## flow/config.mk

```make
export PLATFORM = sky130hd
export DESIGN_NAME = CONV
export DESIGN_NICKNAME = CONV
export VERILOG_FILES = /design/flow/design.v
export SDC_FILE = /design/flow/constraint.sdc
export NUM_CORES = 4
export LEC_CHECK = 0
export CAP_MARGIN = 20
export CELL_PAD_IN_SITES_GLOBAL_PLACEMENT = 1
export CORE_ASPECT_RATIO = 1.13
export CORE_MARGIN = 2
export CORE_UTILIZATION = 64
export GPL_TIMING_DRIVEN = 1
export MAX_ROUTING_LAYER = met4
export PLACE_DENSITY_LB_ADDON = 0.21
export SETUP_SLACK_MARGIN = 0.56
export SLEW_MARGIN = 10
export TNS_END_PERCENT = 30
```

## flow/constraint.sdc

```tcl
create_clock -name core_clock -period 3.4 [get_ports {clk}]
set_input_delay 0.6800 -clock core_clock [delete_from_list [all_inputs] [get_ports {clk}]]
set_output_delay 0.6800 -clock core_clock [all_outputs]
set_load 0.01 [all_outputs]
```

## flow/design.v

```verilog
`timescale 1ns/10ps
module  CONV(
	input	wire				clk,
	input	wire				reset,
	output reg 				busy,	
	input	wire				ready,	
	output reg [11:0]	iaddr,
	input	wire [19:0] idata, 		 
	output reg	 			cwr,
	output reg [11:0]	caddr_wr,
	output reg [19:0]	cdata_wr,  
	output reg	 			crd,
	output reg [11:0]	caddr_rd, 
	input	wire [19:0]	cdata_rd,  
	output reg [2:0] 	csel	 
);
	localparam [19:0] KERNEL_0_0 = 20'h0A89E;
	localparam [19:0] KERNEL_0_1 = 20'h092D5;
	localparam [19:0] KERNEL_0_2 = 20'h06D43;
	localparam [19:0] KERNEL_0_3 = 20'h01004;
	localparam [19:0] KERNEL_0_4 = 20'hF8F71;
	localparam [19:0] KERNEL_0_5 = 20'hF6E54;
	localparam [19:0] KERNEL_0_6 = 20'hFA6D7;
	localparam [19:0] KERNEL_0_7 = 20'hFC834;
	localparam [19:0] KERNEL_0_8 = 20'hFAC19;
	localparam [19:0] KERNEL_1_0 = 20'hFDB55;
	localparam [19:0] KERNEL_1_1 = 20'h02992;
	localparam [19:0] KERNEL_1_2 = 20'hFC994;
	localparam [19:0] KERNEL_1_3 = 20'h050FD;
	localparam [19:0] KERNEL_1_4 = 20'h02F20;
	localparam [19:0] KERNEL_1_5 = 20'h0202D;
	localparam [19:0] KERNEL_1_6 = 20'h03BD7;
	localparam [19:0] KERNEL_1_7 = 20'hFD369;
	localparam [19:0] KERNEL_1_8 = 20'h05E68;
	parameter [19:0] BIAS_0 = 20'h01310;
	parameter [19:0] BIAS_1 = 20'hF7295;
	reg [20:0] 	ma;
	reg [19:0]	mb;
	reg  				me;
	wire [40:0] mo;
	wire 				mv;
	multi_div
	#(
	  .SIZE_A(21),
	  .SIZE_B(20),
	  .SIGNED(1),
	  .STEP_SIZE(1) 
	) multi_u1(
	  .clk(clk),.reset(reset),
	  .en(me),
	  .select(1'b0),
	  .a(ma),
	  .b(mb),
	  .P(mo),
	  .div_zero(),
	  .Valid(mv),
	  .Busy()
	);
	parameter LAYER_0 	= 0,
						LAYER_1_2 = 1,
						IDLE 			= 2;
	reg [1:0] 				state;
	reg 							IMG_S;
	reg [5:0] 				state_x,state_y;
	reg [3:0] 				state_step;
	reg [1:0] 				state_dx,state_dy;  
	reg signed [43:0] write_reg;
	always@(*)begin
		busy <= state==IDLE ? 0:1;
	end
	always @(posedge clk or posedge reset) begin
		if(reset)begin
			state <= IDLE;
			cwr <= 0;
			iaddr <= 0;
			csel <= 0;
			crd <= 0;
			caddr_rd <= 0;
			IMG_S <= 0;
			me<= 0;
			write_reg <= 0;
			state_step <= 0;
			{state_y,state_x} 	<= 0;
			{state_dx,state_dy} <= 0;
		end else begin
			case(state)
				LAYER_0:begin	
					case(state_step)
						0:begin
							if( $signed(state_x+state_dx-1) < 0 || $signed(state_x+state_dx-1) > 63 
								|| $signed(state_y+state_dy-1) < 0 || $signed(state_y+state_dy-1) > 63)begin
								iaddr <= 0;	
								state_step <= 3;
							end else begin
								iaddr[11:6] 	<= state_y + state_dy - 1;
								iaddr[5:0] 	<= state_x + state_dx - 1;
								state_step <= state_step + 1;
							end
						end
						1:begin
							me <= 1;
							ma <= idata;
							if(IMG_S==0)begin
								case({state_dy,state_dx})
									{2'd0,2'd0}: mb <= KERNEL_0_0;
									{2'd0,2'd1}: mb <= KERNEL_0_1;
									{2'd0,2'd2}: mb <= KERNEL_0_2;
									{2'd1,2'd0}: mb <= KERNEL_0_3;
									{2'd1,2'd1}: mb <= KERNEL_0_4;
									{2'd1,2'd2}: mb <= KERNEL_0_5;
									{2'd2,2'd0}: mb <= KERNEL_0_6;
									{2'd2,2'd1}: mb <= KERNEL_0_7;
									{2'd2,2'd2}: mb <= KERNEL_0_8;
									default mb <= 0;
								endcase
							end
							else begin
								case({state_dy,state_dx})
									{2'd0,2'd0}: mb <= KERNEL_1_0;
									{2'd0,2'd1}: mb <= KERNEL_1_1;
									{2'd0,2'd2}: mb <= KERNEL_1_2;
									{2'd1,2'd0}: mb <= KERNEL_1_3;
									{2'd1,2'd1}: mb <= KERNEL_1_4;
									{2'd1,2'd2}: mb <= KERNEL_1_5;
									{2'd2,2'd0}: mb <= KERNEL_1_6;
									{2'd2,2'd1}: mb <= KERNEL_1_7;
									{2'd2,2'd2}: mb <= KERNEL_1_8;
									default mb <= 0;
								endcase
							end
							state_step <= state_step + 1;
						end
						2:begin
							me <= 0;
							if(mv)begin  
								write_reg <= $signed(write_reg) + $signed(mo); 
								state_step <= state_step + 1;
							end
							else state_step <= state_step;
						end
						3:begin
							if(state_dy == 2 && state_dx == 2)begin
								{state_dx,state_dy} <= 0;
								state_step <= state_step + 1;
								if(IMG_S) write_reg <= $signed(write_reg) + ($signed(BIAS_1)<<16);
								else write_reg <= $signed(write_reg) + ($signed(BIAS_0)<<16);
							end else if(state_dx == 2)begin
								state_dx <= 0;
								state_dy <= state_dy + 1;
								state_step <= 0;
							end else begin
								state_dx <= state_dx + 1;
								state_step <= 0;
							end
						end
						4:begin
								cwr <= 1;
								csel <= IMG_S ? 2:1;
								state_step <= state_step + 1;
								caddr_wr <= {state_y,state_x};
								cdata_wr <= (write_reg < 0) ? 0 :  ((write_reg>>16)+write_reg[15]) ;  
						end
						5:begin
							cwr <= 0;
							if(state_y == 63 && state_x == 63)begin
								if(IMG_S)begin
									state <= LAYER_1_2;
									IMG_S <= 0;
								end else begin
									IMG_S <= 1;
								end 	
								state_x <= 0;
								state_y <= 0;
							end 
							else if(state_x == 63)begin
								state_x <= 0;
								state_y <= state_y + 1; 
							end 
							else begin
								state_x <= state_x + 1;
							end
							state_dx <= 0;
							state_dy <= 0;
							state_step <= 0;
							write_reg <= 0;
						end
					endcase
				end 
				LAYER_1_2:begin
					case(state_step)
						0:begin
							csel <= IMG_S ? 2 : 1;
							cwr <= 0;
							crd <= 1;
							caddr_rd[11-:5] <= state_y; 
							caddr_rd[5-:5]  <= state_x; 
							caddr_rd[6] <= 0;
							caddr_rd[0] <= 0;
							state_step <= state_step + 1;
						end
						1:begin
							caddr_rd[6] <= 0;
							caddr_rd[0] <= 1;
							write_reg <= 	cdata_rd;			
							state_step <= state_step + 1;
						end
						2:begin
							caddr_rd[6] <= 1;
							caddr_rd[0] <= 0;
							write_reg <= (write_reg > cdata_rd) ? write_reg : cdata_rd;			
							state_step <= state_step + 1;
						end
						3:begin
							caddr_rd[6] <= 1;
							caddr_rd[0] <= 1;
							write_reg <= (write_reg > cdata_rd) ? write_reg : cdata_rd;			
							state_step <= state_step + 1;
						end
						4:begin
							crd <= 0;
							cwr <= 1;
							csel <= IMG_S ? 4 : 3;
							caddr_wr <= {2'b00,state_y[4:0],state_x[4:0]};
							cdata_wr <= (write_reg > cdata_rd) ? write_reg : cdata_rd;			
							state_step <= state_step + 1;
						end
						5:begin
							csel <= 5;
							if(IMG_S) caddr_wr <= {1'b0,state_y[4:0],state_x[4:0],1'b1};
							else caddr_wr <= {1'b0,state_y[4:0],state_x[4:0],1'b0};
							state_step <= state_step + 1;
						end
						6:begin
							cwr <= 0;
							if(state_y==31 && state_x==31)begin
								if(IMG_S)begin
									state <= IDLE;
									IMG_S <= 0;
								end else begin
									IMG_S <= 1;
								end
								state_x <= 0;
								state_y <= 0;
							end
							else if(state_x == 31)begin
								state_y <= state_y + 1;
								state_x <= 0;
							end else begin
								state_x <= state_x + 1;
							end
							state_step <= 0;
						end
					endcase
				end
				IDLE:begin
					if(ready)begin
						state <= LAYER_0;
					end
					cwr <= 0;
					IMG_S <= 0;
					me <= 0;
					write_reg <= 0;
					state_step <= 0;
					{state_y,state_x} 	<= 0;
					{state_dx,state_dy} <= 0;
				end
			endcase
		end
	end
endmodule
module multi_div
#(
  parameter SIZE_A = 128,
  parameter SIZE_B = 64,
  parameter SIGNED = 0,
  parameter STEP_SIZE = 1 
)(
  input wire clk,reset,
  input wire en,
  input wire select,
  input wire [SIZE_A-1:0] a,
  input wire [SIZE_B-1:0] b,
  output reg [SIZE_A+SIZE_B-1:0] P,
  output reg div_zero,
  output reg Valid,
  output reg Busy
);
  parameter READ_IN       = 0,
            CALCULATE     = 1,
            PREPARE_DATA  = 2,
            DATA_OUT      = 3;
  reg [1:0] state;
  reg [9:0] state_counter;
  reg neg_signed;
  reg [SIZE_A-1:0] data_b;
  reg [SIZE_A+SIZE_B:0] r;   
  always@(*)begin
    Valid <= (state == DATA_OUT) ? 1'b1:1'b0;
    Busy  <= (state == CALCULATE || state == PREPARE_DATA) ? 1'b1:1'b0;
  end
  always@(posedge clk or posedge reset)begin
    if(reset)begin
      state <= READ_IN;
      state_counter <= 0;
    end else begin
      case(state)
        READ_IN   :begin
          if(en)begin
            if(select && b==0)begin
              state <= DATA_OUT;
              div_zero <= 1;
            end else begin
              state <= CALCULATE;
              div_zero <= 0;
            end 
            state_counter <= 0;
          end  
        end
        CALCULATE :begin
          if(state_counter == (SIZE_A/STEP_SIZE)-1)begin
            state <= PREPARE_DATA;
            state_counter <= 0;
          end
          else begin
            state_counter <= state_counter + 1;
          end
        end
        PREPARE_DATA:begin
          state <= DATA_OUT;
          state_counter <= 0;
        end
        DATA_OUT  :begin
          state <= READ_IN;
          state_counter <= 0;
        end
        default begin
          state <= READ_IN;
          state_counter <= 0;
        end
      endcase
    end
  end
  reg [SIZE_A-1:0] na;
  reg [SIZE_B-1:0] nb;
  reg in_select;
  integer i;
  always@(posedge clk or posedge reset)begin
    if(reset)begin
      r = 0;
      data_b = 0;
			P = 0;
      neg_signed = 0;
    end else begin
      case(state)
        READ_IN   :begin
          if(en)begin
            if(SIGNED)begin
              neg_signed = a[SIZE_A-1] ^ b[SIZE_B-1];
              na = a[SIZE_A-1] ? -a:a;
              nb = b[SIZE_B-1] ? -b:b;
            end
            else begin
              na = a;
              nb = b;
            end
            r = {na,1'b0,{SIZE_B{1'b0}}};
            data_b = nb;
            in_select = select;
          end  
        end
        CALCULATE :begin
          for(i=0;i<STEP_SIZE;i=i+1)begin 
          	r = r[SIZE_A+SIZE_B] ? ((r<<1)+data_b) : (r<<1);
          end
        end
        PREPARE_DATA:begin
          P = r[SIZE_A+SIZE_B-1:0];
          if(neg_signed)begin
            P = -P;
          end
        end
      endcase
    end
  end
endmodule
```

## flow/run.sh

```bash
#!/bin/bash
# the make line also repeats each setting of config.mk as NAME=value (left out here)
make -C /OpenROAD-flow-scripts/flow DESIGN_CONFIG=/design/flow/config.mk WORK_HOME=/design/flow/orfs CLKGATE_MAP_FILE= finish
```

==> results of run 1 <==
## timing repair
item | CTS | global route
pin swaps | 47 | 71
setup buffers | 13 | 33
gates cloned | 2 | 1
setup endpoints to repair | 100 | 129
resized | 104 | 159
## cell type report
type	instances	area share [%]
sequential	285	30.17
multi-input combinational	1785	50.80
inverter	93	1.452
tap	385	1.941
timing repair buffer	320	11.40
clock buffer	33	3.196
antenna	3	0.03024
clock inverter	24	1.008
## metal layers
metal,part of all wire (%),GRT usage [%],wire length (um)
met1,38,47.06,24200
met2,48,63.05,30430
met3,9.1,6.646,5823
met4,5.4,18.67,3478
met5,0,-,0
## stage by stage
stage | cells | setup slack, ns | cell area [um^2]
CTS | 2891 | 0.2490 | 23850
global route | 2928 | 0.1472 | 24820
global placement | 2819 | -0.1882 | 22220
detailed placement | 2819 | -0.3413 | 22220
finish | 2928 | 0.1595 | 24820
floorplan | 2300 | -1.802 | 19900
==> results_dict.tcl, run 1 <==
# yosys + openroad results
set metrics [dict create \
    logic_family "AND-OR/OR-AND gates" \
    synthesis.area_um2 19890 \
    top_cells_by_count "nand2_1 (239), o21ai_0 (224), dfrtp_1 (214)" \
    clk-power_mw 3.51 \
    grt_pass1_vias 18520 \
    power_mw 14.01 \
    r2r_end "write_reg[2]$_DFFE_PP0P_" \
    status "no timing/DRC/antenna violations" \
    ys_async_sr_fraction_pct 75.79 \
    fin_util_pct 81.27 \
    cpLargestDelayFamily "AND-OR/OR-AND gates" \
    flop_area_um2 7490 \
    detail_route.first_pass.iterations 7 \
    num_rows 68 \
    root_buffer "clkbuf_16" \
    grt_max_degree 126 \
    synth_xor_xnor_area_share_pct 6.957 \
    cts_tree "yes" \
    edf_count 69 \
    ys_seq_share_pct 37.60 \
    synth_flop_count 285 \
    clk_latency_ns 0.59 \
    area_growth_pct 24.79 \
    logic_area_um2 12610 \
    critical_path_class "reg2reg" \
    relSlewSlack_pct 38.26 \
    drt_iter0_markers 2221 \
    warnings 52 \
    adder_share_pct 8.328 \
    avgSynthCellArea_um2 8.649 \
    path_depth 9 \
    ant_nets 0 \
    max_stage_delay_ns 0.49 \
    p_comb_share_pct 42.7 \
    period_needed_ns 3.241 \
    p_leak_nw 10.91 \
    post_drt_wl_per_cell_um 21.83 \
    hold_path.class "in2async" \
    die_h_um 191.4 \
    nFillCells 1924 \
    synthCells 2300 \
    power.group.top "combinational cells" \
    rr_worst_depth 9 \
    clk_path_buf_depth 3 \
    holdWs_ns 0.4078 \
    via_per_inst 6.630 \
    irDropWorstVdd_uv 693.7 \
    arrival_ns 3.69 \
    path_cells "buf_4, ha_4, nand4_1, or3_4, a311oi_4, buf_6, mux2_4, a222oi_1, o21ai_1" \
    gp_congestion 0.9925 \
    finalSetupTns_ns 0 \
    switchingPower_mw 5.677 \
    wirelength_mm 63.93 \
    finalCritPeriodShare_pct 95.31 \
    seq_power_share_pct 32.2 \
    netlist.area_leader.share_pct 26.92 \
    synth-simple-area-share_pct 16.85 \
    powerDensity_nw_per_um2 564.6 \
    cts_sinks 285 \
    cp_num_buf_inv 2 \
    worstMarginPinSlew_ns 0.9261 \
    die-width_um 169.8 \
    fmax_ghz 0.3086 \
    grt_pass1_wl_mm 96.98 \
    crit_path_start_kind "flop" \
    ys.warnings.count 2 \
    htree_levels 1 \
    hold_viol_final 0 \
    p_clk_share_pct 25.0 \
    power.internal_mw 8.338 \
    io-pin-count 105 \
    setup_viol 0 \
    skew_ns 0.02033 \
    cts_buffers 31 \
    yosysTopAreaCell "dfrtp_1" \
    ys_cells 2300 \
    pg_comb_mw 5.99 \
    cts.clk_slew.worst_paths_ns 0.07 \
    ys_chip_area_um2 19890 \
    syn_nets 2473 \
    max_cap_violations 0 \
    dp_hpwl_mm 43.40 \
    synthTopCellsByArea "dfrtp_1 (27%), edfxtp_1 (10%), ha_1 (7.9%)" \
    mux_area_share_pct 3.126 \
    ctsHoldBuffers 0 \
    rsz0062_at_grt "true" \
    ys_sh_aoi_pct 22.74 \
    grt_usage_pct 38.74 \
    crit_required_ns 3.85 \
    drv_slew 0 \
    grt.overflow.total 0 \
    core_um2 30540 \
    fp-utilization_pct 65.12 \
    endpoint "write_reg[2]$_DFFE_PP0P_" \
    cp-startpoint "write_reg[7]$_DFFE_PP0P_" \
    yosysMostFrequentCell "nand2_1" \
    dieArea_um2 32510 \
    reg2reg_setup_slack_ns 0.16 \
    synthFlopType "dfrtp_1" \
    synth_cell_types 82 \
    antenna_found_initial 3 \
    cp_max_fo 6 \
    swShare_pct 40.51 \
    powerSeq_mw 4.52 \
    num_vias 19410 \
    crit_path_top_delay_cell "or3_4" \
    nNetsFinal 2689 \
    end_kind "flop" \
    port_buffers 104 \
    remaining_drc_errors 0 \
    rr_startpoint "write_reg[7]$_DFFE_PP0P_" \
]
==> run 2, diff against run 1 <==
Settings changed: CELL_PAD_IN_SITES_GLOBAL_PLACEMENT 1 to unset, CORE_ASPECT_RATIO 1.13 to unset, CORE_UTILIZATION 64 to 72, CTS_CLUSTER_DIAMETER set to 246, GPL_TIMING_DRIVEN 1 to unset, PLACE_DENSITY_LB_ADDON 0.21 to unset, SETUP_SLACK_MARGIN 0.56 to unset, SLEW_MARGIN 10 to 20, TNS_END_PERCENT 30 to unset.
Clock period 3.4 ns to 3.21 ns, I/O delays scaled along.
==> results_dict.tcl, run 2 <==
# yosys + openroad results
set metrics [dict create \
    root_buffer "clkbuf_16" \
    synth_xor_xnor_area_share_pct 6.957 \
    warnings 53 \
    yosysTopAreaCell "dfrtp_1" \
    worstMarginPinSlew_ns 1.030 \
    num_vias 21100 \
    grt.overflow.total 0 \
    pg_comb_mw 6.64 \
    crit_required_ns 3.41 \
    ys_seq_share_pct 37.60 \
    die_h_um 170.2 \
    irDropWorstVdd_uv 685.1 \
    post_drt_wl_per_cell_um 25.23 \
    r2r_end "cdata_wr[2]$_DFFE_PP_" \
    num_rows 60 \
    edf_count 69 \
    grt_pass1_vias 19420 \
    grt_busiest_layer "met2" \
    netlist.area_leader.share_pct 26.92 \
    fmax_ghz 0.2567 \
    ys_cells 2300 \
    so_faults "negative setup slack" \
    rr_startpoint "write_reg[10]$_DFFE_PP0P_" \
    reg2reg_setup_slack_ns -0.69 \
    cts.clk_slew.worst_paths_ns 0.08 \
    logic_family "AND-OR/OR-AND gates" \
    gp_congestion 1.007 \
    path_depth 10 \
    die-width_um 170.2 \
    grt_pass1_wl_mm 104.1 \
    synthCells 2300 \
    place_ws_ns -0.6480 \
    fin_util_pct 88.76 \
    cp-startpoint "write_reg[10]$_DFFE_PP0P_" \
    met3_usage_pct 12.72 \
    syn_nets 2473 \
    p_comb_share_pct 44.4 \
    detail_route.first_pass.iterations 13 \
    endpoint "cdata_wr[2]$_DFFE_PP_" \
    io-pin-count 105 \
    hold_viol_final 0 \
    switchingPower_mw 6.291 \
    ys_async_sr_fraction_pct 75.79 \
    max_cap_violations 0 \
    clk_path_buf_depth 3 \
    ant_nets 0 \
    dp_hpwl_mm 45.09 \
    cts_tree "yes" \
    path_cells "buf_4, ha_4, nand4_1, nor3_1, a21oi_2, a311oi_4, buf_6, mux2_4, nand2_1, o21ai_0" \
    setup_viol 71 \
    rr_worst_depth 10 \
    cts_buffers 30 \
    synthTopCellsByArea "dfrtp_1 (27%), edfxtp_1 (10%), ha_1 (7.9%)" \
    htree_levels 1 \
    grt_max_degree 151 \
    wirelength_mm 72.95 \
    hold_start "multi_u1.data_b[16]$_DFFE_PP0P_" \
    critical_path_class "reg2reg" \
    skew_ns 0.02838 \
    hold_path.class "reg2reg" \
    seq_power_share_pct 31.6 \
    hold_depth 2 \
    hold-path-endpoint "multi_u1.data_b[16]$_DFFE_PP0P_" \
    adder_share_pct 8.328 \
    p_clk_share_pct 24.0 \
    clk_latency_ns 0.60 \
    cpLargestDelayFamily "simple AND/OR/NAND/NOR gates" \
    nNetsFinal 2690 \
    power.group.top "combinational cells" \
    remaining_drc_errors 0 \
    antenna_found_initial 8 \
    clk-power_mw 3.60 \
    grt_usage_pct 47.12 \
    max_stage_delay_ns 0.86 \
    holdWs_ns 0.4890 \
    ys_chip_area_um2 19890 \
    finalCritPeriodShare_pct 121.4 \
    rsz0062_at_grt "true" \
    powerSeq_mw 4.74 \
    power.internal_mw 8.687 \
    port_buffers 104 \
    yosysMostFrequentCell "nand2_1" \
    drv_slew 0 \
    cp_max_fo 6 \
    use_met1_pct 56.08 \
    avgSynthCellArea_um2 8.649 \
    cp_num_buf_inv 2 \
    cts_sinks 285 \
    synth_cell_types 82 \
    swShare_pct 42.00 \
    synth_flop_count 285 \
    fin_cells 2891 \
    status "finished with violations" \
    period_needed_ns 3.895 \
    via_per_inst 7.297 \
    ys.warnings.count 2 \
    mux_area_share_pct 3.126 \
    nFillCells 1229 \
    dieArea_um2 28970 \
    end_kind "flop" \
    relSlewSlack_pct 30.62 \
    crit_path_start_kind "flop" \
    p_leak_nw 10.71 \
    crit_path_top_delay_cell "nor3_1" \
    setup_slack_ns -0.6855 \
    use_met2_pct 73.79 \
    synthFlopType "dfrtp_1" \
    synthesis.area_um2 19890 \
    top_cells_by_count "nand2_1 (239), o21ai_0 (224), dfrtp_1 (214)" \
    area_growth_pct 20.59 \
    powerDensity_nw_per_um2 624.4 \
    core_um2 27030 \
    synth-simple-area-share_pct 16.85 \
    arrival_ns 4.09 \
    fp-utilization_pct 73.60 \
    dpl.cell_count 2812 \
    drt_iter0_markers 3889 \
    ys_sh_aoi_pct 22.74 \
]
run 2: routing by layer:
metal	part of all wire, %	vias up
met5	0	-
met4	8.5	0
met3	14	668
met2	44	1980
met1	33	9668
li1	-	8779
run 2: repair_timing:
action                                  in CTS  in global routing
cloned                                       0                  0
endpoints found under the setup margin      17                 76
gates resized                               18                 70
hold buffers                                 0                  0
pin swaps                                    9                 29
buffers inserted                             5                  9
run 2: cell type report:
| type | count | area, um^2 | share of cell area, % |
|---|---|---|---|
| tap | 341 | 426.7 | 1.779 |
| multi-input combinational | 1785 | 12010 | 50.06 |
| timing repair buffer | 322 | 2715 | 11.32 |
| clock inverter | 9 | 70.07 | 0.2921 |
| clock buffer | 47 | 909.6 | 3.792 |
| antenna | 9 | 22.52 | 0.09389 |
| inverter | 93 | 355.3 | 1.481 |
| sequential | 285 | 7481 | 31.19 |
run 2: per-stage QoR:
stage                     area [um^2]  TNS (ns)  power [mW]
after floorplan                 19910   -183.95       8.571
after global routing            23990    -46.27       15.45
after CTS                       23500  -0.02569       14.34
after global placement          22420    -16.32       10.38
after detailed placement        22420    -25.65       10.67
final                           23990    -24.93       14.98
==> run 3, diff against run 2 <==
Settings changed: CTS_CLUSTER_DIAMETER 246 to 103, MAX_ROUTING_LAYER met4 to unset, PLACE_DENSITY set to 0.65, SETUP_SLACK_MARGIN set to -0.65.
Clock period 3.21 ns to 8.35 ns, I/O delays scaled along.
==> results_dict.tcl, run 3 <==
# yosys + openroad results
set metrics [dict create \
    status "no timing/DRC/antenna violations" \
    antenna_found_initial 0 \
    grt_max_degree 131 \
    fin_util_pct 81.94 \
    reg2reg_setup_slack_ns 4.12 \
    top_cells_by_count "nand2_1 (239), o21ai_0 (224), dfrtp_1 (214)" \
    grt_pass1_vias 17610 \
    powerDensity_nw_per_um2 249.8 \
    die_h_um 170.2 \
    ys_chip_area_um2 19890 \
    area_growth_pct 11.32 \
    drt_iter0_markers 2246 \
    cts.clk_slew.worst_paths_ns 0.06 \
    synthesis.area_um2 19890 \
    cts_buffers 34 \
    hold_viol_final 0 \
    yosysTopAreaCell "dfrtp_1" \
    relSlewSlack_pct 37.60 \
    powerSeq_mw 1.93 \
    num_rows 60 \
    ys_async_sr_fraction_pct 75.79 \
    drv_slew 0 \
    rr_worst_depth 13 \
    hold_depth 2 \
    post_drt_wl_per_cell_um 21.90 \
    synthFlopType "dfrtp_1" \
    adder_share_pct 8.328 \
    arrival_ns 5.69 \
    rsz0062_at_grt "false" \
    cp_num_buf_inv 3 \
    cts_resized 0 \
    synth_cell_types 82 \
    synthTopCellsByArea "dfrtp_1 (27%), edfxtp_1 (10%), ha_1 (7.9%)" \
    cts_setup_buffers 0 \
    remaining_drc_errors 0 \
    netlist.area_leader.share_pct 26.92 \
    clk-power_mw 1.53 \
    worstMarginPinSlew_ns 0.9326 \
    p_leak_nw 9.751 \
    insertedDiodeCount 0 \
    cts_tree "yes" \
    dpl_cell_area_um2 20980 \
    fmax_ghz 0.1900 \
    ys.warnings.count 2 \
    end_kind "flop" \
    num_vias 18460 \
    setup_viol 0 \
    ys_seq_share_pct 37.60 \
    fin_area_um2 22140 \
    nNetsFinal 2490 \
    rr_startpoint "state_dy[1]$_DFFE_PP0P_" \
    dp_hpwl_mm 40.59 \
    root_buffer "clkbuf_16" \
    synth_flop_count 285 \
    crit_path_top_delay_cell "nor2_2" \
    holdWs_ns 0.4839 \
    grt_pass1_wl_mm 93.05 \
    cp-startpoint "cdata_rd[13]" \
    ys_cells 2300 \
    ant_nets 0 \
    power.group.top "combinational cells" \
    mux_area_share_pct 3.126 \
    dieArea_um2 28970 \
    finalSetupTns_ns 0 \
    synth-simple-area-share_pct 16.85 \
    swShare_pct 40.39 \
    synth_xor_xnor_area_share_pct 6.957 \
    max_cap_violations 0 \
    endpoint "write_reg[9]$_DFFE_PP0P_" \
    logic_family "AND-OR/OR-AND gates" \
    finalCritPeriodShare_pct 63.02 \
    critical_path_class "in2reg" \
    syn_nets 2473 \
    p_clk_share_pct 27.6 \
    hold_start "multi_u1.data_b[0]$_DFFE_PP0P_" \
    period_needed_ns 5.262 \
    crit_required_ns 8.77 \
    path_cells "clkdlybuf4s50_1, inv_1, ha_1, a21oi_1, o21ai_0, a2111oi_0, a21oi_1, a311oi_4, buf_4, nor2b_1, nor2_2, a22oi_1, o21ai_0" \
    ctsHoldBuffers 0 \
    cp_max_fo 17 \
    pg_comb_mw 2.07 \
    grt_usage_pct 40.47 \
    avgSynthCellArea_um2 8.649 \
    edf_count 69 \
    wirelength_mm 58.79 \
    skew_ns 0.01078 \
    path_depth 13 \
    clk_latency_ns 0.52 \
    detail_route.first_pass.iterations 7 \
    port_buffers 104 \
    gp_congestion 0.9859 \
    die-width_um 170.2 \
    warnings 49 \
    io-pin-count 105 \
    power.internal_mw 3.297 \
    cts_sinks 285 \
    crit_path_start_kind "primary input" \
    dpl.cell_count 2622 \
    p_comb_share_pct 37.4 \
    hold_path.class "reg2reg" \
    fin_cells 2684 \
    synthCells 2300 \
    htree_levels 2 \
    hold-path-endpoint "multi_u1.data_b[0]$_DFFE_PP0P_" \
    switchingPower_mw 2.234 \
    ys_sh_aoi_pct 22.74 \
    clk_path_buf_depth 3 \
    fp-utilization_pct 73.60 \
    core_um2 27030 \
    grt.overflow.total 0 \
    max_stage_delay_ns 0.60 \
    seq_power_share_pct 35.0 \
    via_per_inst 6.877 \
    cpLargestDelayFamily "AND-OR/OR-AND gates" \
    r2r_end "state_step[2]$_DFFE_PP0P_" \
    yosysMostFrequentCell "nand2_1" \
    irDropWorstVdd_uv 233.5 \
]
==> run 3: metal layers <==
layer  global-route usage (%)  vias up  part of all wire (%)
met4                    18.28        0                   4.6
met3                    6.535      202                   9.9
met1                    53.15     8767                    39
met2                    66.40     1119                    47
met5                        0        -                     0
li1                         -     8369                     -
==> run 3: per-stage QoR <==
stage          total power, mW  setup WS [ns]
6_report                 5.531          3.088
5_1_grt                  5.775          2.926
4_1_cts                  5.437          3.111
3_5_place_dp             3.882          2.558
3_3_place_gp             3.803          2.786
2_1_floorplan            3.294       -0.04076
==> run 3: area by class of cell <==
| class | count | area, um^2 |
|---|---|---|
| Inverter | 93 | 356.6 |
| Clock inverter | 19 | 197.7 |
| Clock buffer | 43 | 945.9 |
| Multi-Input combinational cell | 1785 | 11570 |
| Tap cell | 341 | 426.7 |
| Timing Repair Buffer | 118 | 1159 |
| Sequential cell | 285 | 7483 |
| Fill cell | 1716 | 4882 |
==> run 4, diff against run 3 <==
Settings changed: CELL_PAD_IN_SITES_GLOBAL_PLACEMENT set to 0, CORE_ASPECT_RATIO set to 1.13, CORE_UTILIZATION 72 to 67, CTS_CLUSTER_DIAMETER 103 to 54, GPL_TIMING_DRIVEN set to 1, MAX_ROUTING_LAYER set to met4, PLACE_DENSITY 0.65 to unset, PLACE_DENSITY_LB_ADDON set to 0.21, SETUP_SLACK_MARGIN -0.65 to 0.56, SLEW_MARGIN 20 to 10, TNS_END_PERCENT set to 30.
Clock period 8.35 ns to 3.21 ns, I/O delays scaled along.
==> results_dict.tcl, run 4 <==
# yosys + openroad results
set metrics [dict create \
    drv_slew 0 \
    synthCells 2300 \
    yosysMostFrequentCell "nand2_1" \
    powerDensity_nw_per_um2 616.3 \
    worstMarginPinSlew_ns 1.231 \
    yosysTopAreaCell "dfrtp_1" \
    synth_xor_xnor_area_share_pct 6.957 \
    area_growth_pct 27.74 \
    irDropWorstVdd_uv 879.9 \
    ys_cells 2300 \
    r2r_end "multi_u1.P[36]$_DFFE_PP0P_" \
    antenna_found_initial 0 \
    io-pin-count 105 \
    seq_power_share_pct 30.3 \
    mux_area_share_pct 3.126 \
    fp-utilization_pct 67.60 \
    hold_path.class "in2async" \
    finalSetupTns_ns 0 \
    rr_worst_depth 10 \
    pg_comb_mw 7.13 \
    htree_levels 1 \
    clk_latency_ns 0.60 \
    rr_startpoint "multi_u1.r[1]$_DFFE_PP0P_" \
    gp_congestion 0.9627 \
    cp-startpoint "multi_u1.r[1]$_DFFE_PP0P_" \
    setup_slack_ns 0.06844 \
    p_clk_share_pct 24.2 \
    place_ws_ns -0.5481 \
    remaining_drc_errors 0 \
    synth-simple-area-share_pct 16.85 \
    crit_path_top_delay_cell "or4_1" \
    detail_route.first_pass.iterations 7 \
    synthFlopType "dfrtp_1" \
    switchingPower_mw 6.436 \
    ys_seq_share_pct 37.60 \
    root_buffer "clkbuf_16" \
    cts_buffers 31 \
    max_stage_delay_ns 0.53 \
    drt_iter0_markers 2907 \
    ys_sh_aoi_pct 22.74 \
    power.group.top "combinational cells" \
    period_needed_ns 3.142 \
    clk_path_buf_depth 3 \
    synth_flop_count 285 \
    synthesis.area_um2 19890 \
    crit_path_start_kind "flop" \
    powerSeq_mw 4.74 \
    top_cells_by_count "nand2_1 (239), o21ai_0 (224), dfrtp_1 (214)" \
    ctsHoldBuffers 0 \
    grt_pass1_wl_mm 100.8 \
    post_drt_wl_per_cell_um 23.91 \
    max_cap_violations 0 \
    via_per_inst 6.960 \
    crit_required_ns 3.64 \
    end_kind "flop" \
    p_comb_share_pct 45.5 \
    finalCritPeriodShare_pct 97.87 \
    path_depth 10 \
    arrival_ns 3.57 \
    rsz0062_at_grt "true" \
    grt.overflow.total 0 \
    ys_chip_area_um2 19890 \
    setup_viol 0 \
    clk-power_mw 3.79 \
    dieArea_um2 31090 \
    avgSynthCellArea_um2 8.649 \
    dp_hpwl_mm 43.94 \
    port_buffers 104 \
    die-width_um 166.1 \
    die_h_um 187.2 \
    path_cells "inv_2, ha_1, nand2_1, or2_2, or4_1, and4bb_2, inv_4, o41ai_2, xor2_1, a21oi_1" \
    power.internal_mw 9.225 \
    fmax_ghz 0.3183 \
    endpoint "multi_u1.P[36]$_DFFE_PP0P_" \
    ant_nets 0 \
    critical_path_class "reg2reg" \
    cts_sinks 285 \
    logic_family "AND-OR/OR-AND gates" \
    netlist.area_leader.share_pct 26.92 \
    ys_async_sr_fraction_pct 75.79 \
    nNetsFinal 2754 \
    warnings 52 \
    edf_count 69 \
    status "no timing/DRC/antenna violations" \
    grt_pass1_vias 19180 \
    reg2reg_setup_slack_ns 0.07 \
    synthTopCellsByArea "dfrtp_1 (27%), edfxtp_1 (10%), ha_1 (7.9%)" \
    grt_usage_pct 41.16 \
    adder_share_pct 8.328 \
    cp_max_fo 6 \
    skew_ns 0.02178 \
    ys.warnings.count 2 \
    hold_viol_final 0 \
    num_vias 20780 \
    synth_cell_types 82 \
    nFillCells 1498 \
    cp_num_buf_inv 2 \
    insertedDiodeCount 0 \
    grt_max_degree 115 \
    cts.clk_slew.worst_paths_ns 0.07 \
    relSlewSlack_pct 17.93 \
    syn_nets 2473 \
    num_rows 67 \
    core_um2 29420 \
    cpLargestDelayFamily "simple AND/OR/NAND/NOR gates" \
    swShare_pct 41.10 \
    wirelength_mm 71.38 \
    p_leak_nw 11.19 \
    cts_tree "yes" \
]
run 4: repair_timing:
| action | 4_1_cts | 5_1_grt |
|---|---|---|
| buffers inserted | 42 | 30 |
| gates cloned | 0 | 1 |
| pin swaps | 109 | 70 |
| hold endpoints to repair | 0 | 0 |
| endpoints found under the setup margin | 134 | 142 |
| resized | 172 | 123 |
run 4: cell type report:
| type | count | area, um^2 | area share (%) |
|---|---|---|---|
| sequential | 285 | 7487 | 29.47 |
| inverter | 93 | 360.3 | 1.418 |
| tap | 379 | 474.2 | 1.866 |
| timing repair buffer | 385 | 3339 | 13.14 |
| multi-input combinational | 1785 | 12680 | 49.90 |
| clock inverter | 21 | 217.7 | 0.8568 |
| clock buffer | 37 | 850.8 | 3.348 |
run 4: metrics by stage:
stage,instance area [um^2],hold slack [ns],utilization (%),total power [mW],cells
after global routing,25410,0.3948,86.35,16.26,2985
after floorplan,19900,0.3519,-,8.571,2300
after detailed placement,22540,0.4667,76.60,10.60,2854
after global placement,22540,0.4636,76.60,10.44,2854
final,25410,0.4175,86.35,15.66,2985
after CTS,24640,0.3933,83.73,14.64,2954
run 4: layer usage:
metal | up-vias | wire [um] | track usage [%]
met3 | 509 | 7207 | 5.819
met4 | 0 | 5447 | 19.46
li1 | 8900 | - | -
met2 | 1653 | 33940 | 69.63
met1 | 9715 | 24780 | 48.65
met5 | - | 0 | -
==> run 5, diff against run 4 <==
Settings changed: CELL_PAD_IN_SITES_GLOBAL_PLACEMENT 0 to unset, CORE_ASPECT_RATIO 1.13 to unset, CORE_UTILIZATION 67 to 40, CTS_CLUSTER_DIAMETER 54 to unset, GPL_TIMING_DRIVEN 1 to unset, MAX_ROUTING_LAYER met4 to unset, MIN_ROUTING_LAYER set to met2, PLACE_DENSITY_LB_ADDON 0.21 to unset, SETUP_SLACK_MARGIN 0.56 to 1.31, SLEW_MARGIN 10 to 15, TNS_END_PERCENT 30 to unset.
Clock period 3.21 ns to 10.0 ns, I/O delays scaled along.
==> results_dict.tcl, run 5 <==
# yosys + openroad results
set metrics [dict create \
    fmax_ghz 0.1934 \
    yosysMostFrequentCell "nand2_1" \
    endpoint "write_reg[15]$_DFFE_PP0P_" \
    rr_worst_depth 12 \
    port_buffers 104 \
    powerSeq_mw 1.63 \
    setup_viol 0 \
    avgSynthCellArea_um2 8.649 \
    arrival_ns 5.67 \
    io-pin-count 105 \
    hold_viol_final 0 \
    cp_num_buf_inv 3 \
    switchingPower_mw 1.973 \
    swShare_pct 41.03 \
    cpLargestDelayFamily "AND-OR/OR-AND gates" \
    skew_ns 0.03401 \
    crit_path_start_kind "primary input" \
    ys.warnings.count 2 \
    dp_hpwl_mm 44.92 \
    synthFlopType "dfrtp_1" \
    power.internal_mw 2.836 \
    adder_share_pct 8.328 \
    detail_route.first_pass.iterations 59 \
    dpl.cell_count 2953 \
    synth_cell_types 82 \
    synth_flop_count 285 \
    max_stage_delay_ns 0.61 \
    dieArea_um2 51530 \
    synthCells 2300 \
    antenna_found_initial 0 \
    path_depth 13 \
    grt_pass1_wl_mm 95.43 \
    worstMarginPinSlew_ns 1.051 \
    syn_nets 2473 \
    end_kind "flop" \
    hold_path.class "reg2reg" \
    warnings 48 \
    root_buffer "clkbuf_16" \
    synth-simple-area-share_pct 16.85 \
    crit_required_ns 10.50 \
    seq_power_share_pct 34.0 \
    num_rows 81 \
    p_clk_share_pct 29.6 \
    drv_slew 0 \
    num_vias 24480 \
    rsz0062_at_grt "false" \
    mux_area_share_pct 3.126 \
    synthTopCellsByArea "dfrtp_1 (27%), edfxtp_1 (10%), ha_1 (7.9%)" \
    cp_max_fo 25 \
    grt.overflow.total 0 \
    path_cells "clkdlybuf4s50_1, inv_1, ha_1, a211oi_1, nor2_1, a2111oi_0, a21oi_1, a311oi_4, buf_4, nor2b_1, nor2_2, a22oi_1, o21ai_0" \
    hold-path-endpoint "iaddr[3]$_DFFE_PP0P_" \
    fin_cells 3023 \
    crit_path_top_delay_cell "nor2_2" \
    remaining_drc_errors 4 \
    netlist.area_leader.share_pct 26.92 \
    critical_path_class "in2reg" \
    via_per_inst 8.098 \
    p_comb_share_pct 36.4 \
    top_cells_by_count "nand2_1 (239), o21ai_0 (224), dfrtp_1 (214)" \
    synth_xor_xnor_area_share_pct 6.957 \
    ys_cells 2300 \
    die_h_um 227 \
    rr_startpoint "state_dy[1]$_DFFE_PP0P_" \
    pg_comb_mw 1.75 \
    ys_sh_aoi_pct 22.74 \
    area_growth_pct 14.43 \
    cts_resized 0 \
    ctsHoldBuffers 0 \
    irDropWorstVdd_uv 170.8 \
    period_needed_ns 5.172 \
    cts_sinks 285 \
    grt_pass1_vias 25560 \
    htree_levels 2 \
    cts_buffers 37 \
    relSlewSlack_pct 29.43 \
    clk_latency_ns 0.61 \
    max_cap_violations 0 \
    cts_setup_buffers 0 \
    die-width_um 227 \
    power.group.top "combinational cells" \
    yosysTopAreaCell "dfrtp_1" \
    fin_util_pct 46.40 \
    finalCritPeriodShare_pct 51.72 \
    edf_count 69 \
    clk_path_buf_depth 3 \
    hold_depth 2 \
    power_mw 4.809 \
    powerDensity_nw_per_um2 211.3 \
    cts_tree "yes" \
    grt_usage_pct 35.84 \
    clk-power_mw 1.42 \
    finalSetupTns_ns 0 \
    p_leak_nw 9.852 \
    ys_async_sr_fraction_pct 75.79 \
    hold_start "iaddr[3]$_DFFE_PP0P_" \
    r2r_end "state_step[0]$_DFFE_PP0P_" \
    logic_family "AND-OR/OR-AND gates" \
    so_faults "design-rule violations" \
    cts.clk_slew.worst_paths_ns 0.06 \
    ys_seq_share_pct 37.60 \
    grt_max_degree 166 \
    synthesis.area_um2 19890 \
    core_um2 49050 \
    cp-startpoint "cdata_rd[17]" \
    fp-utilization_pct 40.55 \
    post_drt_wl_per_cell_um 20.64 \
    wirelength_mm 62.41 \
    ys_chip_area_um2 19890 \
    reg2reg_setup_slack_ns 5.64 \
    status "finished with violations" \
    nNetsFinal 2502 \
    gp_congestion 0.9147 \
    drt_iter0_markers 5033 \
    ant_nets 0 \
]
[run 5: per-stage QoR]
step,hold WS (ns),instance area [um^2],worst slack [ns]
after floorplan,0.3519,19900,3.163
after global placement,0.4678,21430,4.454
after detailed placement,0.4786,21460,4.410
after CTS,0.4958,22740,5.020
after global routing,0.5244,22760,4.683
final,0.4910,22760,4.828
[run 5: final cells by class]
class | count | area [um^2]
well taps | 664 | 830.8
flip-flops and latches | 285 | 7481
clock buffers | 50 | 1067
repair buffers | 127 | 1245
inverters | 93 | 352.8
diodes | 2 | 5.005
clock inverters | 17 | 211.5
fillers | 4831 | 26290
multi-input cells | 1785 | 11570
[run 5: layer usage]
| metal | vias up | track usage (%) | part of all wire, % |
|---|---|---|---|
| li1 | 8304 | - | - |
| met1 | 8599 | - | 0 |
| met2 | 6786 | 43.59 | 49 |
| met3 | 772 | 46.40 | 41 |
| met4 | 18 | 7.674 | 9.7 |
| met5 | - | 10.34 | 0.77 |
==> run 6, diff against run 5 <==
Settings changed: CORE_UTILIZATION 40 to 70, CTS_CLUSTER_DIAMETER set to 30, MIN_ROUTING_LAYER met2 to unset, PLACE_DENSITY set to 0.65, SETUP_SLACK_MARGIN 1.31 to -0.65, SLEW_MARGIN 15 to 20.
Clock period 10.0 ns to 8.35 ns, I/O delays scaled along.
==> results_dict.tcl, run 6 <==
# yosys + openroad results
set metrics [dict create \
    power_mw 6.434 \
    synthTopCellsByArea "dfrtp_1 (27%), edfxtp_1 (10%), ha_1 (7.9%)" \
    ctsHoldBuffers 0 \
    cp_max_fo 22 \
    clk_latency_ns 0.62 \
    p_clk_share_pct 37.4 \
    fin_cells 2775 \
    reg2reg_setup_slack_ns 4.05 \
    clk_path_buf_depth 3 \
    synthFlopType "dfrtp_1" \
    finalSetupTns_ns 0 \
    grt_usage_pct 40.31 \
    warnings 47 \
    critical_path_class "in2reg" \
    gp_congestion 0.9448 \
    logic_family "AND-OR/OR-AND gates" \
    drv_slew 0 \
    max_stage_delay_ns 0.53 \
    netlist.area_leader.share_pct 26.92 \
    die_h_um 172.6 \
    r2r_end "state_step[0]$_DFFE_PP0P_" \
    cts_setup_buffers 0 \
    root_buffer "clkbuf_16" \
    cts_resized 0 \
    crit_path_start_kind "primary input" \
    dpl_cell_area_um2 21070 \
    ant_nets 0 \
    cts_sinks 285 \
    grt_max_degree 84 \
    num_vias 19010 \
    power.group.top "the clock network" \
    area_growth_pct 16.47 \
    skew_ns 0.04822 \
    seq_power_share_pct 30.1 \
    swShare_pct 38.37 \
    clk-power_mw 2.41 \
    hold-path-endpoint "multi_u1.data_b[17]$_DFFE_PP0P_" \
    yosysMostFrequentCell "nand2_1" \
    synth-simple-area-share_pct 16.85 \
    status "no timing/DRC/antenna violations" \
    power.internal_mw 3.966 \
    arrival_ns 5.10 \
    ys_cells 2300 \
    switchingPower_mw 2.469 \
    irDropWorstVdd_uv 273.4 \
    rsz0062_at_grt "false" \
    remaining_drc_errors 0 \
    hold_viol_final 0 \
    p_leak_nw 10.22 \
    crit_required_ns 8.80 \
    period_needed_ns 4.646 \
    syn_nets 2473 \
    wirelength_mm 61.01 \
    yosysTopAreaCell "dfrtp_1" \
    cts_tree "yes" \
    powerDensity_nw_per_um2 277.7 \
    grt_pass1_wl_mm 97.39 \
    ys_async_sr_fraction_pct 75.79 \
    path_cells "clkdlybuf4s50_1, inv_1, ha_1, nor2b_1, o211ai_1, a211oi_1, a2111o_1, a311oi_4, buf_4, nand2b_1, nand2_1, a32oi_1, o21ai_0" \
    fin_area_um2 23170 \
    cts_buffers 60 \
    synthCells 2300 \
    hold_depth 1 \
    ys_seq_share_pct 37.60 \
    synthesis.area_um2 19890 \
    path_depth 13 \
    hold_path.class "reg2reg" \
    max_cap_violations 0 \
    num_rows 61 \
    relSlewSlack_pct 30.75 \
    avgSynthCellArea_um2 8.649 \
    hold_start "multi_u1.data_b[17]$_DFFE_PP0P_" \
    p_comb_share_pct 32.4 \
    die-width_um 172.6 \
    rr_worst_depth 12 \
    finalCritPeriodShare_pct 55.64 \
    dpl.cell_count 2664 \
    dieArea_um2 29780 \
    holdWs_ns 0.4835 \
    cp-startpoint "cdata_rd[1]" \
    cpLargestDelayFamily "AND-OR/OR-AND gates" \
    edf_count 69 \
    grt.overflow.total 0 \
    dp_hpwl_mm 41.25 \
    cts.clk_slew.worst_paths_ns 0.05 \
    core_um2 27860 \
    worstMarginPinSlew_ns 1.032 \
    ys.warnings.count 2 \
    synth_flop_count 285 \
    adder_share_pct 8.328 \
    drt_iter0_markers 2701 \
    nNetsFinal 2522 \
    fmax_ghz 0.2152 \
    grt_pass1_vias 18280 \
    synth_cell_types 82 \
    pg_comb_mw 2.09 \
    rr_startpoint "state_dy[1]$_DFFE_PP0P_" \
    via_per_inst 6.850 \
    antenna_found_initial 0 \
    setup_viol 0 \
    synth_xor_xnor_area_share_pct 6.957 \
    io-pin-count 105 \
    insertedDiodeCount 0 \
    post_drt_wl_per_cell_um 21.98 \
    end_kind "flop" \
    top_cells_by_count "nand2_1 (239), o21ai_0 (224), dfrtp_1 (214)" \
    ys_sh_aoi_pct 22.74 \
    cp_num_buf_inv 3 \
    htree_levels 2 \
    port_buffers 104 \
    detail_route.first_pass.iterations 8 \
    crit_path_top_delay_cell "clkdlybuf4s50_1" \
    ys_chip_area_um2 19890 \
    powerSeq_mw 1.94 \
    endpoint "write_reg[13]$_DFFE_PP0P_" \
    mux_area_share_pct 3.126 \
    fp-utilization_pct 71.40 \
]
==> run 6: metal layers <==
layer / track usage [%] / part of all wire (%) / up-vias
met4: 19.37 / 5.2 / 0
met2: 66.53 / 48 / 1307
li1: - / - / 8455
met3: 7.784 / 10 / 296
met5: 0 / 0 / -
met1: 51.27 / 37 / 8950
==> run 6: layout make-up <==
type	count	area, um^2
fillers	1624	4691
clock buffers	78	1712
clock inverters	32	372.9
flip-flops and latches	285	7482
inverters	93	356.6
repair buffers	124	1202
well taps	378	473.0
multi-input cells	1785	11570
==> run 6: metrics by stage <==
stage          util (%)  worst slack [ns]
6_report          83.16             3.704
4_1_cts           83.10             3.795
3_5_place_dp      75.62             3.164
2_1_floorplan         -          -0.04076
5_1_grt           83.16             3.363
3_3_place_gp      75.55             3.313
==> run 7, diff against run 6 <==
Settings changed: CORE_UTILIZATION 70 to 72, SETUP_SLACK_MARGIN -0.65 to 2.35.
==> results_dict.tcl, run 7 <==
# yosys + openroad results
set metrics [dict create \
    status "no timing/DRC/antenna violations" \
    drt_iter0_markers 2729 \
    holdWs_ns 0.4852 \
    synthCells 2300 \
    via_per_inst 7.116 \
    end_kind "flop" \
    rr_worst_depth 13 \
    die-width_um 170.2 \
    rsz0062_at_grt "false" \
    skew_ns 0.05125 \
    endpoint "write_reg[15]$_DFFE_PP0P_" \
    rr_startpoint "state_dy[1]$_DFFE_PP0P_" \
    ctsHoldBuffers 0 \
    antenna_found_initial 1 \
    setup_viol 0 \
    relSlewSlack_pct 27.59 \
    power_mw 6.630 \
    yosysTopAreaCell "dfrtp_1" \
    synthTopCellsByArea "dfrtp_1 (27%), edfxtp_1 (10%), ha_1 (7.9%)" \
    cts_setup_buffers 0 \
    detail_route.first_pass.iterations 12 \
    r2r_end "state_step[2]$_DFFE_PP0P_" \
    path_cells "clkdlybuf4s50_1, inv_1, ha_1, a211oi_1, nor2_1, a2111oi_0, a21oi_1, a311oi_4, buf_4, nor2b_1, nor2_2, a22oi_1, o21ai_0" \
    cp-startpoint "cdata_rd[17]" \
    powerSeq_mw 1.94 \
    cpLargestDelayFamily "AND-OR/OR-AND gates" \
    reg2reg_setup_slack_ns 3.88 \
    fp-utilization_pct 73.60 \
    ys_sh_aoi_pct 22.74 \
    nNetsFinal 2521 \
    finalCritPeriodShare_pct 63.85 \
    ys.warnings.count 2 \
    clk_path_buf_depth 3 \
    fin_util_pct 85.67 \
    wirelength_mm 64.25 \
    synth_cell_types 82 \
    cp_max_fo 16 \
    finalSetupTns_ns 0 \
    dpl.cell_count 2626 \
    period_needed_ns 5.331 \
    cts.clk_slew.worst_paths_ns 0.05 \
    htree_levels 2 \
    swShare_pct 38.98 \
    area_growth_pct 16.40 \
    dpl_cell_area_um2 21010 \
    die_h_um 170.2 \
    crit_path_start_kind "primary input" \
    grt.overflow.total 0 \
    hold_start "multi_u1.data_b[17]$_DFFE_PP0P_" \
    ys_cells 2300 \
    syn_nets 2473 \
    cts_sinks 285 \
    fmax_ghz 0.1876 \
    worstMarginPinSlew_ns 1.078 \
    switchingPower_mw 2.584 \
    drv_slew 0 \
    hold_depth 1 \
    power.group.top "the clock network" \
    p_leak_nw 10.21 \
    gp_congestion 0.9870 \
    power.internal_mw 4.046 \
    grt_usage_pct 44.15 \
    arrival_ns 5.84 \
    top_cells_by_count "nand2_1 (239), o21ai_0 (224), dfrtp_1 (214)" \
    avgSynthCellArea_um2 8.649 \
    synth_flop_count 285 \
    synth-simple-area-share_pct 16.85 \
    ys_seq_share_pct 37.60 \
    dp_hpwl_mm 40.45 \
    hold_path.class "reg2reg" \
    yosysMostFrequentCell "nand2_1" \
    crit_path_top_delay_cell "a311oi_4" \
    hold_viol_final 0 \
    warnings 50 \
    mux_area_share_pct 3.126 \
    fin_area_um2 23150 \
    dieArea_um2 28970 \
    place_ws_ns 2.545 \
    pg_comb_mw 2.19 \
    ys_chip_area_um2 19890 \
    remaining_drc_errors 0 \
    cts_buffers 61 \
    path_depth 13 \
    hold-path-endpoint "multi_u1.data_b[17]$_DFFE_PP0P_" \
    io-pin-count 105 \
    cts_resized 0 \
    synthFlopType "dfrtp_1" \
    post_drt_wl_per_cell_um 23.44 \
    ant_nets 0 \
    setup_slack_ns 3.019 \
    cts_tree "yes" \
    seq_power_share_pct 29.3 \
    grt_max_degree 127 \
    grt_pass1_vias 18800 \
    p_clk_share_pct 37.7 \
    irDropWorstVdd_uv 306.1 \
    synthesis.area_um2 19890 \
    netlist.area_leader.share_pct 26.92 \
    cp_num_buf_inv 3 \
    fin_cells 2741 \
    max_stage_delay_ns 0.74 \
    num_rows 60 \
    port_buffers 104 \
    p_comb_share_pct 33.0 \
    num_vias 19510 \
    synth_xor_xnor_area_share_pct 6.957 \
    clk_latency_ns 0.63 \
    powerDensity_nw_per_um2 286.4 \
    max_cap_violations 0 \
    critical_path_class "in2reg" \
    clk-power_mw 2.50 \
    core_um2 27030 \
    root_buffer "clkbuf_16" \
    ys_async_sr_fraction_pct 75.79 \
    grt_pass1_wl_mm 101.0 \
    logic_family "AND-OR/OR-AND gates" \
    crit_required_ns 8.86 \
    edf_count 69 \
    adder_share_pct 8.328 \
]
run 7: layout make-up:
class | count | area [um^2]
Timing Repair Buffer | 122 | 1189
Fill cell | 1418 | 3872
Antenna cell | 1 | 2.502
Clock buffer | 77 | 1689
Sequential cell | 285 | 7482
Multi-Input combinational cell | 1785 | 11570
Tap cell | 341 | 426.7
Inverter | 93 | 352.8
Clock inverter | 37 | 445.4
run 7: metal layers:
metal  track usage (%)  wire length, um  vias up
met5                 0                0        -
met4             24.75             4253        0
met3             11.16             7548      408
met2             70.70            29030     1532
met1             54.80            23420     9111
li1                  -                -     8454
==> run 8, diff against run 7 <==
Settings changed: ABC_AREA set to 1, CELL_PAD_IN_SITES_GLOBAL_PLACEMENT set to 3, CORE_UTILIZATION 72 to 63, CTS_CLUSTER_DIAMETER 30 to unset, CTS_CLUSTER_SIZE set to 26, GPL_ROUTABILITY_DRIVEN set to 1, PLACE_DENSITY 0.65 to 0.64, SETUP_SLACK_MARGIN 2.35 to -0.48, TNS_END_PERCENT set to 100.
Clock period 8.35 ns to 7.58 ns, I/O delays scaled along.
==> results_dict.tcl, run 8 <==
# flow metrics
set metrics [dict create \
    ys_async_sr_fraction_pct 75.79 \
    netlist.area_leader.share_pct 23.04 \
    yosysTopAreaCell "dfrtp_1" \
    synth_flop_count 285 \
    synthCells 3592 \
    synthFlopType "dfrtp_1" \
    num_rows 70 \
    avgSynthCellArea_um2 6.470 \
    synthTopCellsByArea "dfrtp_1 (23%), nand2_1 (18%), edfxtp_1 (8.9%)" \
    ys_sh_aoi_pct 11.35 \
    ys_cells 3592 \
    edf_count 69 \
    syn_nets 3765 \
    ys_seq_share_pct 32.18 \
    firstError "[ERROR GPL-0301] Utilization 155.591 % exceeds 100%." \
    fp-utilization_pct 63.79 \
    ys_chip_area_um2 23240 \
    top_cells_by_count "nand2_1 (1121), inv_1 (463), nor2_1 (390)" \
    die-width_um 196.1 \
    core_um2 36430 \
    mux_area_share_pct 0.1938 \
    adder_share_pct 7.128 \
    ys.warnings.count 2 \
    dieArea_um2 38440 \
    yosysMostFrequentCell "nand2_1" \
    haltStage "3_1_place_gp_skip_io" \
    synth_xor_xnor_area_share_pct 2.676 \
    synth_cell_types 58 \
    synth-simple-area-share_pct 36.77 \
    status "did not finish" \
    die_h_um 196.1 \
    synthesis.area_um2 23240 \
    logic_family "simple AND/OR/NAND/NOR gates" \
]
==> run 9, diff against run 8 <==
Settings changed: CELL_PAD_IN_SITES_GLOBAL_PLACEMENT 3 to 1, CORE_ASPECT_RATIO set to 0.81, CORE_MARGIN 2 to 7, CORE_UTILIZATION 63 to 42, CTS_CLUSTER_DIAMETER set to 349, CTS_CLUSTER_SIZE 26 to unset, GPL_ROUTABILITY_DRIVEN 1 to unset, GPL_TIMING_DRIVEN set to 0, MAX_ROUTING_LAYER set to met5, PLACE_DENSITY 0.64 to unset, PLACE_DENSITY_LB_ADDON set to 0.21, SETUP_SLACK_MARGIN -0.48 to unset, SLEW_MARGIN 20 to 10, TNS_END_PERCENT 100 to 30.
Clock period 7.58 ns to 4.9 ns, I/O delays scaled along.
==> results_dict.tcl, run 9 <==
# yosys + openroad results
set metrics [dict create \
    nFillCells 5712 \
    grt.overflow.total 0 \
    yosysMostFrequentCell "nand2_1" \
    cts_tree "yes" \
    worstMarginPinSlew_ns 1.080 \
    core_um2 54630 \
    ant_nets 0 \
    ys_cells 3592 \
    top_cells_by_count "nand2_1 (1121), inv_1 (463), nor2_1 (390)" \
    logic_family "simple AND/OR/NAND/NOR gates" \
    dpl.cell_count 4418 \
    cts_resized 0 \
    antenna_found_initial 0 \
    synth_flop_count 285 \
    crit_path_top_delay_cell "fa_1" \
    synth_cell_types 58 \
    fin_area_um2 26510 \
    synthFlopType "dfrtp_1" \
    root_buffer "clkbuf_16" \
    grt_max_degree 37 \
    synth_xor_xnor_area_share_pct 2.676 \
    cp-startpoint "state_dy[1]$_DFFE_PP0P_" \
    r2r_end "iaddr[0]$_DFFE_PP0P_" \
    setup_slack_ns 1.292 \
    crit_path_start_kind "flop" \
    fmax_ghz 0.2772 \
    io-pin-count 105 \
    hold_start "caddr_rd[11]$_DFFE_PP0P_" \
    end_kind "flop" \
    max_stage_delay_ns 0.40 \
    die_h_um 225.7 \
    num_vias 24230 \
    via_per_inst 5.406 \
    dpl_cell_area_um2 25370 \
    nNetsFinal 3918 \
    synthCells 3592 \
    status "no timing/DRC/antenna violations" \
    hold_path.class "reg2reg" \
    cp_num_buf_inv 5 \
    rsz0062_at_grt "false" \
    dp_hpwl_mm 71.16 \
    detail_route.first_pass.iterations 6 \
    avgSynthCellArea_um2 6.470 \
    crit_required_ns 5.33 \
    finalSetupTns_ns 0 \
    synth-simple-area-share_pct 36.77 \
    ctsHoldBuffers 0 \
    switchingPower_mw 5.322 \
    critical_path_class "reg2reg" \
    powerSeq_mw 3.30 \
    port_buffers 104 \
    cts_buffers 35 \
    arrival_ns 4.04 \
    remaining_drc_errors 0 \
    synthesis.area_um2 23240 \
    place_ws_ns 0.9492 \
    rr_worst_depth 15 \
    mux_area_share_pct 0.1938 \
    edf_count 69 \
    cpLargestDelayFamily "buffers and inverters" \
    fp-utilization_pct 42.55 \
    rr_startpoint "state_dy[1]$_DFFE_PP0P_" \
    htree_levels 2 \
    ys.warnings.count 2 \
    warnings 46 \
    p_leak_nw 13.13 \
    drt_iter0_markers 2619 \
    cp_max_fo 10 \
    path_depth 15 \
    skew_ns 0.02864 \
    finalCritPeriodShare_pct 73.63 \
    setup_viol 0 \
    irDropWorstVdd_uv 332.9 \
    syn_nets 3765 \
    hold_viol_final 0 \
    cts_sinks 285 \
    fin_util_pct 48.53 \
    hold-path-endpoint "caddr_rd[11]$_DFFE_PP0P_" \
    path_cells "clkbuf_1, inv_1, clkbuf_1, ha_1, inv_1, ha_1, fa_1, a21oi_1, nor2_1, nor2_1, a22oi_1, nand3_1, clkbuf_1, nor2_1, mux2_2" \
    clk-power_mw 2.63 \
    synthTopCellsByArea "dfrtp_1 (23%), nand2_1 (18%), edfxtp_1 (8.9%)" \
    powerDensity_nw_per_um2 431.2 \
    num_rows 77 \
    pg_comb_mw 5.51 \
    fin_cells 4481 \
    grt_pass1_wl_mm 134.3 \
    die-width_um 275.4 \
    max_cap_violations 0 \
    wirelength_mm 87.49 \
    ys_sh_aoi_pct 11.35 \
    yosysTopAreaCell "dfrtp_1" \
    post_drt_wl_per_cell_um 19.52 \
    grt_pass1_vias 22720 \
    gp_congestion 0.9737 \
    clk_latency_ns 0.55 \
    swShare_pct 46.56 \
    power.internal_mw 6.110 \
    drv_slew 0 \
    endpoint "iaddr[0]$_DFFE_PP0P_" \
    area_growth_pct 14.06 \
    p_comb_share_pct 48.2 \
    adder_share_pct 7.128 \
    dieArea_um2 62150 \
    hold_depth 2 \
    reg2reg_setup_slack_ns 1.29 \
    period_needed_ns 3.608 \
    ys_seq_share_pct 32.18 \
    cts_setup_buffers 0 \
    clk_path_buf_depth 3 \
    relSlewSlack_pct 27.35 \
    seq_power_share_pct 28.8 \
    insertedDiodeCount 0 \
    netlist.area_leader.share_pct 23.04 \
    ys_chip_area_um2 23240 \
    ys_async_sr_fraction_pct 75.79 \
    power.group.top "combinational cells" \
    p_clk_share_pct 23.0 \
    cts.clk_slew.worst_paths_ns 0.06 \
    grt_usage_pct 27.77 \
]
run 9: final cells by class:
cell class              count  area, um^2  share of cell area (%)
repair buffers            116        1237                   4.668
well taps                 711       889.6                   3.356
clock inverters            17       160.2                  0.6041
multi-input cells        2726       13520                   51.00
inverters                 478        1798                   6.782
clock buffers              45       964.7                   3.639
plain buffers             103       459.2                   1.732
flip-flops and latches    285        7480                   28.22
run 9: through the flow:
| step | total power, mW | hold WS, ns |
|---|---|---|
| floorplan | 6.796 | 0.4145 |
| global placement | 8.659 | 0.4748 |
| detailed placement | 8.659 | 0.4784 |
| CTS | 11.34 | 0.4934 |
| global route | 12.20 | 0.5132 |
| finish | 11.43 | 0.4907 |
run 9: metal layers:
metal | vias up | GRT usage [%] | wire [um]
met5 | - | 0 | 0
met4 | 0 | 7.881 | 2317
met3 | 92 | 7.291 | 9178
met2 | 955 | 38.60 | 34720
met1 | 11210 | 41.79 | 41270
li1 | 11970 | - | -
==> run 10, diff against run 9 <==
Settings changed: ABC_AREA 1 to unset, CELL_PAD_IN_SITES_GLOBAL_PLACEMENT 1 to unset, CORE_ASPECT_RATIO 0.81 to unset, CORE_MARGIN 7 to 2, CORE_UTILIZATION 42 to 40, CTS_CLUSTER_DIAMETER 349 to unset, GPL_TIMING_DRIVEN 0 to unset, MAX_ROUTING_LAYER met5 to unset, PLACE_DENSITY_LB_ADDON 0.21 to unset, SETUP_SLACK_MARGIN set to 0.56, SLEW_MARGIN 10 to 20, TNS_END_PERCENT 30 to unset.
Clock period 4.9 ns to 5.77 ns, I/O delays scaled along.
==> results_dict.tcl, run 10 <==
# yosys + openroad results
set metrics [dict create \
    ys_sh_aoi_pct 22.74 \
    port_buffers 104 \
    holdWs_ns 0.4784 \
    gp_congestion 0.9216 \
    logic_family "AND-OR/OR-AND gates" \
    period_needed_ns 4.211 \
    mux_area_share_pct 3.126 \
    rsz0062_at_grt "false" \
    powerSeq_mw 2.82 \
    edf_count 69 \
    fin_area_um2 22710 \
    drv_slew 0 \
    p_leak_nw 9.812 \
    grt_max_degree 162 \
    path_cells "inv_1, ha_1, inv_1, ha_1, fa_1, a21o_1, a21oi_1, a22oi_1, nand3_1, nor4b_1, o21ai_0, o31ai_1" \
    yosysMostFrequentCell "nand2_1" \
    drt_iter0_markers 1660 \
    power.group.top "combinational cells" \
    skew_ns 0.04437 \
    ys_async_sr_fraction_pct 75.79 \
    setup_viol 0 \
    dp_hpwl_mm 44.70 \
    cpLargestDelayFamily "adder cells" \
    hold_path.class "reg2reg" \
    clk_latency_ns 0.57 \
    synth-simple-area-share_pct 16.85 \
    core_um2 49050 \
    dpl_cell_area_um2 21450 \
    die-width_um 227 \
    grt_pass1_wl_mm 94.06 \
    cts_sinks 285 \
    power.internal_mw 4.906 \
    ant_nets 0 \
    hold_depth 2 \
    r2r_end "state_step[0]$_DFFE_PP0P_" \
    wirelength_mm 59.53 \
    nNetsFinal 2499 \
    crit_path_top_delay_cell "dfrtp_1" \
    pg_comb_mw 2.94 \
    clk_path_buf_depth 3 \
    arrival_ns 4.67 \
    synthCells 2300 \
    cts_setup_buffers 0 \
    ys.warnings.count 2 \
    powerDensity_nw_per_um2 358.2 \
    die_h_um 227 \
    max_cap_violations 0 \
    cts_buffers 36 \
    cp-startpoint "state_dy[1]$_DFFE_PP0P_" \
    synthFlopType "dfrtp_1" \
    synthTopCellsByArea "dfrtp_1 (27%), edfxtp_1 (10%), ha_1 (7.9%)" \
    area_growth_pct 14.17 \
    num_rows 81 \
    ys_cells 2300 \
    p_comb_share_pct 36.1 \
    num_vias 17440 \
    end_kind "flop" \
    grt_pass1_vias 16840 \
    grt_usage_pct 23.21 \
    post_drt_wl_per_cell_um 19.73 \
    clk-power_mw 2.38 \
    rr_worst_depth 12 \
    dpl.cell_count 2952 \
    hold-path-endpoint "multi_u1.data_b[0]$_DFFE_PP0P_" \
    finalCritPeriodShare_pct 72.98 \
    yosysTopAreaCell "dfrtp_1" \
    crit_path_start_kind "flop" \
    p_clk_share_pct 29.2 \
    insertedDiodeCount 0 \
    ys_chip_area_um2 19890 \
    critical_path_class "reg2reg" \
    antenna_found_initial 0 \
    io-pin-count 105 \
    cts.clk_slew.worst_paths_ns 0.06 \
    remaining_drc_errors 0 \
    path_depth 12 \
    netlist.area_leader.share_pct 26.92 \
    cts_resized 0 \
    ys_seq_share_pct 37.60 \
    ctsHoldBuffers 0 \
    htree_levels 2 \
    hold_start "multi_u1.data_b[0]$_DFFE_PP0P_" \
    synth_cell_types 82 \
    worstMarginPinSlew_ns 1.089 \
    via_per_inst 5.780 \
    switchingPower_mw 3.228 \
    grt.overflow.total 0 \
    swShare_pct 39.69 \
    hold_viol_final 0 \
    syn_nets 2473 \
    dieArea_um2 51530 \
    top_cells_by_count "nand2_1 (239), o21ai_0 (224), dfrtp_1 (214)" \
    relSlewSlack_pct 27.39 \
    max_stage_delay_ns 0.91 \
    crit_required_ns 6.23 \
    synthesis.area_um2 19890 \
    seq_power_share_pct 34.6 \
    cp_max_fo 29 \
    adder_share_pct 8.328 \
    fin_cells 3017 \
    synth_xor_xnor_area_share_pct 6.957 \
    reg2reg_setup_slack_ns 1.56 \
    warnings 48 \
    status "no timing/DRC/antenna violations" \
    endpoint "state_step[0]$_DFFE_PP0P_" \
    rr_startpoint "state_dy[1]$_DFFE_PP0P_" \
    cts_tree "yes" \
    detail_route.first_pass.iterations 6 \
    root_buffer "clkbuf_16" \
    fp-utilization_pct 40.55 \
    fmax_ghz 0.2375 \
    irDropWorstVdd_uv 200.9 \
    fin_util_pct 46.30 \
    cp_num_buf_inv 2 \
    synth_flop_count 285 \
    avgSynthCellArea_um2 8.649 \
    finalSetupTns_ns 0 \
]
## run 10: area by class of cell
cell class	instances	area, um^2
Sequential cell	285	7482
Fill cell	4710	26340
Timing Repair Buffer	125	1211
Inverter	93	352.8
Clock inverter	19	261.5
Multi-Input combinational cell	1785	11580
Tap cell	664	830.8
Clock buffer	46	989.7
## run 10: metrics by stage
step                      power, mW  setup slack (ns)
after global placement        5.665             1.259
after detailed placement      5.712             1.210
after floorplan               4.768           0.09446
final                         8.134             1.559
after CTS                     8.124             1.596
after global routing          8.594             1.231
## run 10: per-layer routing
layer | wire length [um] | global-route usage, % | up-vias
met1 | 27130 | 31.70 | 8397
met3 | 2994 | 2.581 | 87
met2 | 27770 | 38.43 | 546
li1 | - | - | 8407
met5 | 0 | 0 | -
met4 | 1638 | 7.759 | 0
Power is estimated from default activity; no workload was simulated.
